== v8 ==
## DotProduct
module DotProduct(  
  input         clock,  
  input  [7:0]  io_a_0,
  input  [7:0]  io_a_1,
  input  [7:0]  io_a_2,
  input  [7:0]  io_a_3,
  input  [7:0]  io_a_4,
  input  [7:0]  io_a_5,
  input  [7:0]  io_a_6,
  input  [7:0]  io_a_7,
  input  [7:0]  io_a_8,
  input  [7:0]  io_a_9,
  input  [7:0]  io_a_10,
  input  [7:0]  io_a_11,
  input  [7:0]  io_a_12,
  input  [7:0]  io_a_13,
  input  [7:0]  io_a_14,
  input  [7:0]  io_a_15,
  input  [7:0]  io_b_0,  
  input  [7:0]  io_b_1,  
  input  [7:0]  io_b_2,  
  input  [7:0]  io_b_3,  
  input  [7:0]  io_b_4,  
  input  [7:0]  io_b_5,  
  input  [7:0]  io_b_6,  
  input  [7:0]  io_b_7,  
  input  [7:0]  io_b_8,  
  input  [7:0]  io_b_9,  
  input  [7:0]  io_b_10,  
  input  [7:0]  io_b_11,  
  input  [7:0]  io_b_12,  
  input  [7:0]  io_b_13,  
  input  [7:0]  io_b_14,  
  input  [7:0]  io_b_15,  
  output [20:0] io_y  
);
For scale: about 9700 cells after synthesis, about 0.073 sq mm of cells after synthesis.
==> flow/config.mk <==
export PLATFORM = sky130hd
export DESIGN_NAME = DotProduct
export DESIGN_NICKNAME = DotProduct
export VERILOG_FILES = /design/flow/design.v
export SDC_FILE = /design/flow/constraint.sdc
export NUM_CORES = 4
export LEC_CHECK = 0
export ABC_AREA = 1
export CAP_MARGIN = 15
export CORE_MARGIN = 2
export CORE_UTILIZATION = 72
export CTS_CLUSTER_DIAMETER = 397
export CTS_CLUSTER_SIZE = 100
export SETUP_SLACK_MARGIN = 0.49
export SLEW_MARGIN = 20
export TNS_END_PERCENT = 5
==> flow/constraint.sdc <==
create_clock -name core_clock -period 2.47 [get_ports {clock}]
set_input_delay 0.4940 -clock core_clock [delete_from_list [all_inputs] [get_ports {clock}]]
set_output_delay 0.4940 -clock core_clock [all_outputs]
set_load 0.01 [all_outputs]
run.sh (not shown) runs the stock make flow with config.mk's settings and CLKGATE_MAP_FILE=.
Flow for v8 halted at global routing (5_1_grt), error code GRT-0232.
Inputs modified between v8 and v51:
# v8
export LEC_CHECK = 0
export ABC_AREA = 1
export CAP_MARGIN = 15
export CORE_MARGIN = 2
export CORE_UTILIZATION = 72
export CTS_CLUSTER_DIAMETER = 397
export CTS_CLUSTER_SIZE = 100
export SETUP_SLACK_MARGIN = 0.49
export SLEW_MARGIN = 20
export TNS_END_PERCENT = 5
create_clock -name core_clock -period 2.47 [get_ports {clock}]
# v51
export LEC_CHECK = 0
export CAP_MARGIN = 20
export CORE_MARGIN = 2
export CORE_UTILIZATION = 40
export SLEW_MARGIN = 20
create_clock -name core_clock -period 4.77 [get_ports {clock}]
--- outcome ---
v51 reached the final stage; the timing, design-rule and antenna checks on its layout passed.
Synthesized instance count in v51 is 2819 lower than in v8
The total clock buffers created by CTS in v51 was higher than what v8 gave.
As of v51, synthesized area had fallen by a little under 10% compared to v8.
Delta (v51 minus v8): area of the die increased 63%; adder and majority cell fraction of the synthesized area increased 3.7 points; area reported by Yosys stat decreased about 9%.
In the flow results for v51 and v8, the post-synthesis share of cell area spent on and, or, nand and nor gates is smaller on v51.
Height of the chip up 89 um in v51 wrt v8
Cell count listed in synth_stat.txt, v51 and v8, lower one = v51.
Taking v8 as the reference, in v51 final weighted congestion in routability-driven placement shows a reduction of about 12%, placed cell area shows a reduction of 0.010 sq mm.
The inputs of v7 differ from those of v51 as listed below.
# v51
export LEC_CHECK = 0
export CAP_MARGIN = 20
export CORE_MARGIN = 2
export CORE_UTILIZATION = 40
export SLEW_MARGIN = 20
create_clock -name core_clock -period 4.77 [get_ports {clock}]
# v7
export LEC_CHECK = 0
export CAP_MARGIN = 20
export CORE_MARGIN = 2
export CORE_UTILIZATION = 71
export SETUP_SLACK_MARGIN = -0.26
export SLEW_MARGIN = 20
create_clock -name core_clock -period 3.21 [get_ports {clock}]
Notes after the runs:
No crash in v7: every stage finished, but the layout fails its final checks due to setup timing. v7 ended up with input pin to flip-flop as its type of the most critical hold path; v51 ended up with flip-flop to flip-flop. Of v51 and v7, v7 shows the lower post-route setup TNS, with v51 above it. For the internal reg-to-reg setup slack, v7 came in 1.98 ns lower than v51 did. Area taken by flip-flops and latches in v7 is about 4% higher than in v51. Sort v51 and v7 by area share of buffers outside the clock network, descending, and v7 comes first. Going from v51 to v7, number of standard-cell rows in the floorplan went down by 37; total detailed-routing wirelength rose by 95000 um.

========
## job 101
Starting RTL as in the previous note.
Settings: LEC_CHECK=0, ABC_AREA=1, CAP_MARGIN=5, CORE_MARGIN=5, CORE_UTILIZATION=15, CTS_CLUSTER_SIZE=70, GPL_TIMING_DRIVEN=1, HOLD_SLACK_MARGIN=0.08, MIN_ROUTING_LAYER=met1, PLACE_DENSITY=0.58, SETUP_SLACK_MARGIN=0.05, SLEW_MARGIN=40, TNS_END_PERCENT=20; clock period 8.51 ns.
In summary, job 101 completed successfully, with a layout that passed the timing, design-rule and antenna checks.
Inputs modified between job 101 and job 102:
Settings: SETUP_SLACK_MARGIN no longer set, was 0.05; GPL_TIMING_DRIVEN no longer set, was 1; HOLD_SLACK_MARGIN no longer set, was 0.08; CORE_MARGIN now 2, was 5; TNS_END_PERCENT no longer set, was 20; PLACE_DENSITY no longer set, was 0.58; MIN_ROUTING_LAYER no longer set, was met1; SLEW_MARGIN now 20, was 40; CTS_CLUSTER_SIZE no longer set, was 70; CAP_MARGIN now 20, was 5; CORE_UTILIZATION now 65, was 15; the clock period (ns, I/O delays scaled along) now 1.34, was 8.51.
Results
In job 102 the implementation completed, yet the final layout does not meet the checks, the culprit being negative setup slack. Fill cell instance count of the final layout on job 102 is down relative to job 101. Comparing job 101 against job 102, there is no change at all in summed standard-cell area reported by yosys. Job 102: worst-margin pin slew lower than job 101. Side by side, area after detailed placement turned out higher in job 102 than in job 101. register to register as the class of the worst hold path was reported by job 101, and input pin to register by job 102. | final core utilization | job 102 vs job 101 | 70 points higher |.
diff inputs: job 102 => job 103
Settings: changing CORE_UTILIZATION from 65 to 62; removing ABC_AREA (formerly 1); changing the clock period (ns, I/O delays scaled along) from 1.34 to 5.22.
==> results <==
Summary of job 102 and job 103: one run falls short of a clean finish, namely job 102.
Complete run, failing final checks: job 102, reason negative setup slack.
Buffers plus inverters on the worst setup path ended up 4 lower on job 103 than on job 102.
Of job 102 and job 103, the run reporting the lower number of cells on the worst reg-to-reg path was job 103.
Diff job 102 and job 103: setup slack lower in job 102
Initial cell density of the core (lower): job 103
Net switching component of the power came out lower on job 103 than on job 102.
Post-route total power delta for job 103 relative to job 102: 84% lower
Against job 102, job 103 reports a share of total power in the clock network that is higher.
NOTE: total clock network power in job 103 falls short of that of job 102
No activity file was given, so power comes from the tool's default toggle rates.
